run A:
Design RSA_TOP, start of the top module:
module RSA_TOP (
    clk, rst_n, in_valid,
    in_p, in_q, in_e, in_c,
    out_valid, out_m
);
For scale: roughly 16000 cells after synthesis, about 36 I/O pins.
Settings: LEC_CHECK=0, ABC_AREA=1, CAP_MARGIN=20, CORE_MARGIN=4, CORE_UTILIZATION=26, GPL_TIMING_DRIVEN=1, HOLD_SLACK_MARGIN=0.23, MAX_ROUTING_LAYER=met4, PLACE_DENSITY=0.57, SETUP_SLACK_MARGIN=5.0, SLEW_MARGIN=40, TNS_END_PERCENT=65; clock period 54.8 ns.
run.sh (not shown) runs the stock make flow with config.mk's settings and CLKGATE_MAP_FILE=.
The flow completed for run A, but it is not clean: the layout still shows negative setup slack.
Inputs modified between run A and run B:
# run A
export LEC_CHECK = 0
export ABC_AREA = 1
export CAP_MARGIN = 20
export CORE_MARGIN = 4
export CORE_UTILIZATION = 26
export GPL_TIMING_DRIVEN = 1
export HOLD_SLACK_MARGIN = 0.23
export MAX_ROUTING_LAYER = met4
export PLACE_DENSITY = 0.57
export SETUP_SLACK_MARGIN = 5.0
export SLEW_MARGIN = 40
export TNS_END_PERCENT = 65
create_clock -name core_clock -period 54.8 [get_ports {clk}]
# run B
export LEC_CHECK = 0
export CAP_MARGIN = 20
export CORE_MARGIN = 2
export CORE_UTILIZATION = 72
export SETUP_SLACK_MARGIN = 2.16
export SLEW_MARGIN = 20
create_clock -name core_clock -period 14.4 [get_ports {clk}]
==> comparison <==
Run B did not run to completion, as it errored out during detailed placement.
Of run B and run A, it is run B that has the higher average cell area after synthesis.
Sort run B and run A by number of standard cells after synthesis asc -> top: run B
Run B: area of the core 64% below run A
Post-synth design cell area, run B and run A: larger value in run B
Changes observed in run B relative to run A: yosys stat cell total went down 12%, mux share of post-synthesis cell area went up 5.4 points, die size went down 260000 sq um, number of different library cells in the post-synthesis netlist went up 72%, die height went down 40%.
Total cell area reported by yosys after synthesis is higher on run B
> inputs changed (run B -> run C)
# run B
export LEC_CHECK = 0
export CAP_MARGIN = 20
export CORE_MARGIN = 2
export CORE_UTILIZATION = 72
export SETUP_SLACK_MARGIN = 2.16
export SLEW_MARGIN = 20
create_clock -name core_clock -period 14.4 [get_ports {clk}]
# run C
export LEC_CHECK = 0
export CAP_MARGIN = 20
export CORE_MARGIN = 2
export CORE_UTILIZATION = 40
export HOLD_SLACK_MARGIN = 0.23
export MAX_ROUTING_LAYER = met4
export SLEW_MARGIN = 20
create_clock -name core_clock -period 90.0 [get_ports {clk}]
Results
Reported for run C and run B, count of instantiated cells in the yosys netlist turned out identical to the last digit. Run C finished every step from synthesis to the final layout, and the layout passed the timing, DRC and antenna checks. Per the comparison of run C with run B, x dimension of the die went up; die area went up.
[inputs] run D vs run C
# run C
export LEC_CHECK = 0
export CAP_MARGIN = 20
export CORE_MARGIN = 2
export CORE_UTILIZATION = 40
export HOLD_SLACK_MARGIN = 0.23
export MAX_ROUTING_LAYER = met4
export SLEW_MARGIN = 20
create_clock -name core_clock -period 90.0 [get_ports {clk}]
# run D
export LEC_CHECK = 0
export CAP_MARGIN = 35
export CORE_MARGIN = 10
export CORE_UTILIZATION = 60
export CTS_CLUSTER_DIAMETER = 285
export CTS_CLUSTER_SIZE = 99
export SLEW_MARGIN = 20
export TNS_END_PERCENT = 50
create_clock -name core_clock -period 90.0 [get_ports {clk}]
### Flow results
- Of the two candidates, run C has the better worst path setup slack after routing and run D the worse one.
- As far as path length in cells of the critical path is concerned, run D and run C perform about the same.
- Changes observed in run D relative to run C: detail-routed via count per cell grew by 0.67; count of clock tree sinks held steady; post-CTS clock slew at the launch and capture registers of the worst setup and hold paths held steady; worst slack on hold paths held steady.
- When run D is set beside run C, its via count of the first global-routing pass turns out to be 9.1% larger.
- Run D gives more share of cell area taken by multi-input logic gates than run C did.
The following lists how run E was set up differently from run D:
# run D
export LEC_CHECK = 0
export CAP_MARGIN = 35
export CORE_MARGIN = 10
export CORE_UTILIZATION = 60
export CTS_CLUSTER_DIAMETER = 285
export CTS_CLUSTER_SIZE = 99
export SLEW_MARGIN = 20
export TNS_END_PERCENT = 50
create_clock -name core_clock -period 90.0 [get_ports {clk}]
# run E
export LEC_CHECK = 0
export CAP_MARGIN = 20
export CORE_MARGIN = 2
export CORE_UTILIZATION = 70
export PLACE_DENSITY = 0.65
export SLEW_MARGIN = 20
create_clock -name core_clock -period 72.9 [get_ports {clk}]
Findings:
To summarise run E: no stage aborted, but the layout did not pass its checks, failing on negative setup slack.
Summary of run E over run D: number of iterations in the first detailed-routing pass now larger; register share of the cell area moved down.
Going from run D to run E, the wire length was found to have gone up by 4.3%.


== job 101 ==
Starting RTL as in the previous note.
Settings: LEC_CHECK=0, CAP_MARGIN=20, CORE_MARGIN=2, CORE_UTILIZATION=72, CTS_CLUSTER_DIAMETER=27, CTS_CLUSTER_SIZE=21, PLACE_DENSITY=0.38, SETUP_SLACK_MARGIN=2.16, SLEW_MARGIN=20; clock period 14.4 ns.
Status: job 101 FAILED at 3_5_place_dp (tool error)
--- input diff job 101..job 102 ---
# job 101
export LEC_CHECK = 0
export CAP_MARGIN = 20
export CORE_MARGIN = 2
export CORE_UTILIZATION = 72
export CTS_CLUSTER_DIAMETER = 27
export CTS_CLUSTER_SIZE = 21
export PLACE_DENSITY = 0.38
export SETUP_SLACK_MARGIN = 2.16
export SLEW_MARGIN = 20
create_clock -name core_clock -period 14.4 [get_ports {clk}]
# job 102
export LEC_CHECK = 0
export ABC_AREA = 1
export CAP_MARGIN = 15
export CORE_MARGIN = 2
export CORE_UTILIZATION = 72
export CTS_CLUSTER_DIAMETER = 230
export SLEW_MARGIN = 20
create_clock -name core_clock -period 61.1 [get_ports {clk}]
Results
Mux contribution to synthesized area: job 102 vs job 101 down 5.4 points. Looking at die width across job 102 and job 101, the one that comes out lower is job 102. When job 102 is set beside job 101, its area after synthesis turns out to be 0.95% smaller. Row count (higher): job 101. Compare job 102 and job 101 | routability congestion estimate from global placement lower: job 102. In job 102, the cell count in the Yosys report came out 13% above the value in job 101. Going from job 101 to job 102, post-synthesis chip area from yosys shrinks by about 0.9%. Job 102: flow complete, layout not clean; failing: max-capacitance violations, max-slew violations, negative setup slack.
#### Input delta (job 103 over job 102)
# job 102
export LEC_CHECK = 0
export ABC_AREA = 1
export CAP_MARGIN = 15
export CORE_MARGIN = 2
export CORE_UTILIZATION = 72
export CTS_CLUSTER_DIAMETER = 230
export SLEW_MARGIN = 20
create_clock -name core_clock -period 61.1 [get_ports {clk}]
# job 103
export LEC_CHECK = 0
export CAP_MARGIN = 20
export CORE_MARGIN = 2
export CORE_UTILIZATION = 40
export SLEW_MARGIN = 20
create_clock -name core_clock -period 90.0 [get_ports {clk}]
- In summary, job 103 completed successfully, with a layout that passed the timing, DRC and antenna checks.
- Min clock period minus worst slack across job 103 and job 102: job 102
- Comparing wire length for job 103 and job 102, the smaller number came from job 103.
- From job 102 to job 103 the numbers moved as follows: multi-input gate share of the layout cell area shows an increase of 9.1 points, via density per instance shows a reduction of 0.42.
- From job 102 to job 103 the numbers moved as follows: number of top-level pins level, vertical die size moved up.
- Diff job 102 -> job 103 | path length in cells of the critical path | down by a few percent
Changes in job 104 relative to job 103:
# job 103
export LEC_CHECK = 0
export CAP_MARGIN = 20
export CORE_MARGIN = 2
export CORE_UTILIZATION = 40
export SLEW_MARGIN = 20
create_clock -name core_clock -period 90.0 [get_ports {clk}]
# job 104
export LEC_CHECK = 0
export ABC_AREA = 1
export CAP_MARGIN = 20
export CORE_MARGIN = 2
export CORE_UTILIZATION = 71
export SLEW_MARGIN = 20
create_clock -name core_clock -period 61.1 [get_ports {clk}]
==> comparison <==
Of job 103 and job 104, just one finished clean: job 103.
Critical path's slowest cell: nor3_1 -> job 104, or4_1 -> job 103
Minimum setup slack among reg-to-reg paths was higher in job 103 than in job 104.
Diff job 103 -> job 104 | maximum fanout along the worst path | decrease of 11
On job 104: non-clock inverter total of the final layout is 1566 higher than what job 103 gave.
Setup WNS job 103 -> job 104: worse
Diff job 103 -> job 104: synthesis-to-finish area growth up 8.8 points, final layout net count now larger, width of the die now sits lower, area used by multi-input combinational logic went down.
Lower combined area of all synthesized cells goes to job 104 over job 103.
Simple logic cell fraction of the synthesized area in job 104 is 1.8 points higher than in job 103


== job 9229 ==
RSA_TOP again, from the RTL that the note above started with.
export LEC_CHECK = 0
export CAP_MARGIN = 20
export CORE_ASPECT_RATIO = 1.85
export CORE_MARGIN = 10
export CORE_UTILIZATION = 67
export CTS_CLUSTER_DIAMETER = 333
export CTS_CLUSTER_SIZE = 100
export GPL_TIMING_DRIVEN = 1
export HOLD_SLACK_MARGIN = 0.28
export MAX_ROUTING_LAYER = met5
export MIN_ROUTING_LAYER = met1
export SLEW_MARGIN = 5
export TNS_END_PERCENT = 75
create_clock -name core_clock -period 120.0 [get_ports {clk}]
Job 9229 finished all stages; the layout is clean.
--- input diff job 9229..job 4533 ---
--- a/flow/config.mk
+++ b/flow/config.mk
@@ -8,6 +8,6 @@
-export CAP_MARGIN = 20
-export CORE_ASPECT_RATIO = 1.85
-export CORE_MARGIN = 10
-export CORE_UTILIZATION = 67
-export CTS_CLUSTER_DIAMETER = 333
-export CTS_CLUSTER_SIZE = 100
+export ABC_AREA = 1
+export CAP_MARGIN = 5
+export CORE_ASPECT_RATIO = 0.89
+export CORE_MARGIN = 2
+export CORE_UTILIZATION = 72
+export CTS_CLUSTER_DIAMETER = 190
@@ -15,2 +15 @@
-export HOLD_SLACK_MARGIN = 0.28
-export MAX_ROUTING_LAYER = met5
+export MAX_ROUTING_LAYER = met4
==> flow/constraint.sdc <==
create_clock -name core_clock -period 53.3 [get_ports {clk}]
set_input_delay 10.6600 -clock core_clock [delete_from_list [all_inputs] [get_ports {clk}]]
set_output_delay 10.6600 -clock core_clock [all_outputs]
set_load 0.01 [all_outputs]
==> results <==
Number of buffers inserted for hold repair after clock tree synthesis: job 9229 vs job 4533, no meaningful difference
Compared with job 9229, in job 4533 instance count after placement with tap cells included up about 23%; die size down 26000 µm²; instance area after placement up about 14%.
Of job 9229 and job 4533, only job 4533 never reached the final stage.
Job 4533 failed in global routing (5_1_grt) with GRT-0232.
Modified inputs, job 8195 compared to job 4533
==> flow/constraint.sdc <==
create_clock -name core_clock -period 59.8 [get_ports {clk}]
set_input_delay 11.9600 -clock core_clock [delete_from_list [all_inputs] [get_ports {clk}]]
set_output_delay 11.9600 -clock core_clock [all_outputs]
set_load 0.01 [all_outputs]
Results
As far as CTS buffer count goes, job 4533 and job 8195 are indistinguishable; the numbers are identical.
Compared to job 4533, job 8195 has pre-CTS setup slack 5750 ps higher.
Job 8195 vs job 4533: detailed placer's ending HPWL down
Compared with job 4533, in job 8195 cell area after placement shows a reduction of 8.3%, simple logic cell fraction of the synthesized area shows no meaningful change, number of port buffers shows no meaningful change, post-CTS resize count shows a reduction of 159, post-CTS setup-driven buffer insertion count shows a reduction of 190.
Diff job 8195..job 4533 | total I/O pin count | unchanged
The log for job 8195 ends in global routing (5_1_grt) with error ODB-0269, so the run never completed.
Input changes introduced in job 3117 (baseline for comparison: job 8195):
--- a/flow/config.mk
+++ b/flow/config.mk
@@ -9 +9 @@
-export CAP_MARGIN = 5
+export CAP_MARGIN = 20
@@ -13 +13,2 @@
-export CTS_CLUSTER_DIAMETER = 190
+export CTS_CLUSTER_DIAMETER = 34
+export CTS_CLUSTER_SIZE = 26
@@ -16,0 +18 @@
+export PLACE_DENSITY = 0.5
==> flow/constraint.sdc <==
create_clock -name core_clock -period 104.0 [get_ports {clk}]
set_input_delay 20.8000 -clock core_clock [delete_from_list [all_inputs] [get_ports {clk}]]
set_output_delay 20.8000 -clock core_clock [all_outputs]
set_load 0.01 [all_outputs]
Notes after the runs:
Job 3117: no failed stages, no open violations at the end
In job 3117 the final weighted congestion in routability-driven placement turned out 0.84% higher than in job 8195.
Diff job 3117..job 8195 | mean instance size in the synthesized netlist | unchanged
[compare] base=job 8195 new=job 3117: post-place instance area dropped about 5.4%, half-perimeter wire length after detailed placement lower, post-cts resize count -415, worst slack at placement has increased, die size roughly the same.
The simple-gate area share of the yosys netlist on job 3117 is in line with that on job 8195.
The inputs of job 8994 differ from those of job 3117 as listed below.
--- a/flow/config.mk
+++ b/flow/config.mk
@@ -12,3 +12,2 @@
-export CORE_UTILIZATION = 72
-export CTS_CLUSTER_DIAMETER = 34
-export CTS_CLUSTER_SIZE = 26
+export CORE_UTILIZATION = 71
+export CTS_CLUSTER_DIAMETER = 203
@@ -18 +16,0 @@
-export PLACE_DENSITY = 0.5
==> flow/constraint.sdc <==
create_clock -name core_clock -period 61.4 [get_ports {clk}]
set_input_delay 12.2800 -clock core_clock [delete_from_list [all_inputs] [get_ports {clk}]]
set_output_delay 12.2800 -clock core_clock [all_outputs]
set_load 0.01 [all_outputs]
## What came out
In job 8994, the clock-buffer cell count came out 1 above the value in job 3117.
As far as register clock-pin slew on the reported worst setup and hold paths is concerned, job 8994 and job 3117 perform about the same.
Across both runs, clock insertion delay at the later pin of the skew report was higher for job 8994 than for job 3117.
| job 8994 | all stages done | FAIL | setup timing |
Job 3117: no failed stages, no open violations at the end
Compared with job 3117, job 8994 shows a lower required time at the endpoint of the critical path.
Of job 3117 and job 8994, the lower core utilization at floorplan belongs to job 8994.
In job 8994, final core area utilization is higher than in job 3117.
Job 3117 → job 8994: minimum clock period now sits lower, area share of and/or/nand/nor cells after synthesis was more or less identical, number of synthesized flops with an enable pin ~0 delta.
Inputs modified between job 8994 and job 6784:
==> flow/config.mk <==
export PLATFORM = sky130hd
export DESIGN_NAME = RSA_TOP
export DESIGN_NICKNAME = RSA_TOP
export VERILOG_FILES = /design/flow/design.v
export SDC_FILE = /design/flow/constraint.sdc
export NUM_CORES = 4
export LEC_CHECK = 0
export CAP_MARGIN = 20
export CORE_MARGIN = 2
export CORE_UTILIZATION = 68
export SLEW_MARGIN = 20
==> flow/constraint.sdc <==
create_clock -name core_clock -period 25.5 [get_ports {clk}]
set_input_delay 5.1000 -clock core_clock [delete_from_list [all_inputs] [get_ports {clk}]]
set_output_delay 5.1000 -clock core_clock [all_outputs]
set_load 0.01 [all_outputs]
==> comparison <==
Seen in the log of job 6784: DPL-0033 during clock tree synthesis (4_1_cts), after which the run never completed. Job 8994 → job 6784: area fraction in mux cells rose by 5.4 points, vertical die size rose by about 9%. Fraction of the mapped netlist area in simple logic gates in job 6784 is 1.8 points below job 8994. Cell count after synthesis: job 6784 vs job 8994 down 1867. Compared with job 8994, in job 6784 total standard cell area after synthesis went up about 1%, cell count listed in synth_stat.txt went down 1867, total placed instance area went up 33000 µm². Diff job 8994 -> job 6784 | chip area in the Yosys report | up slightly.
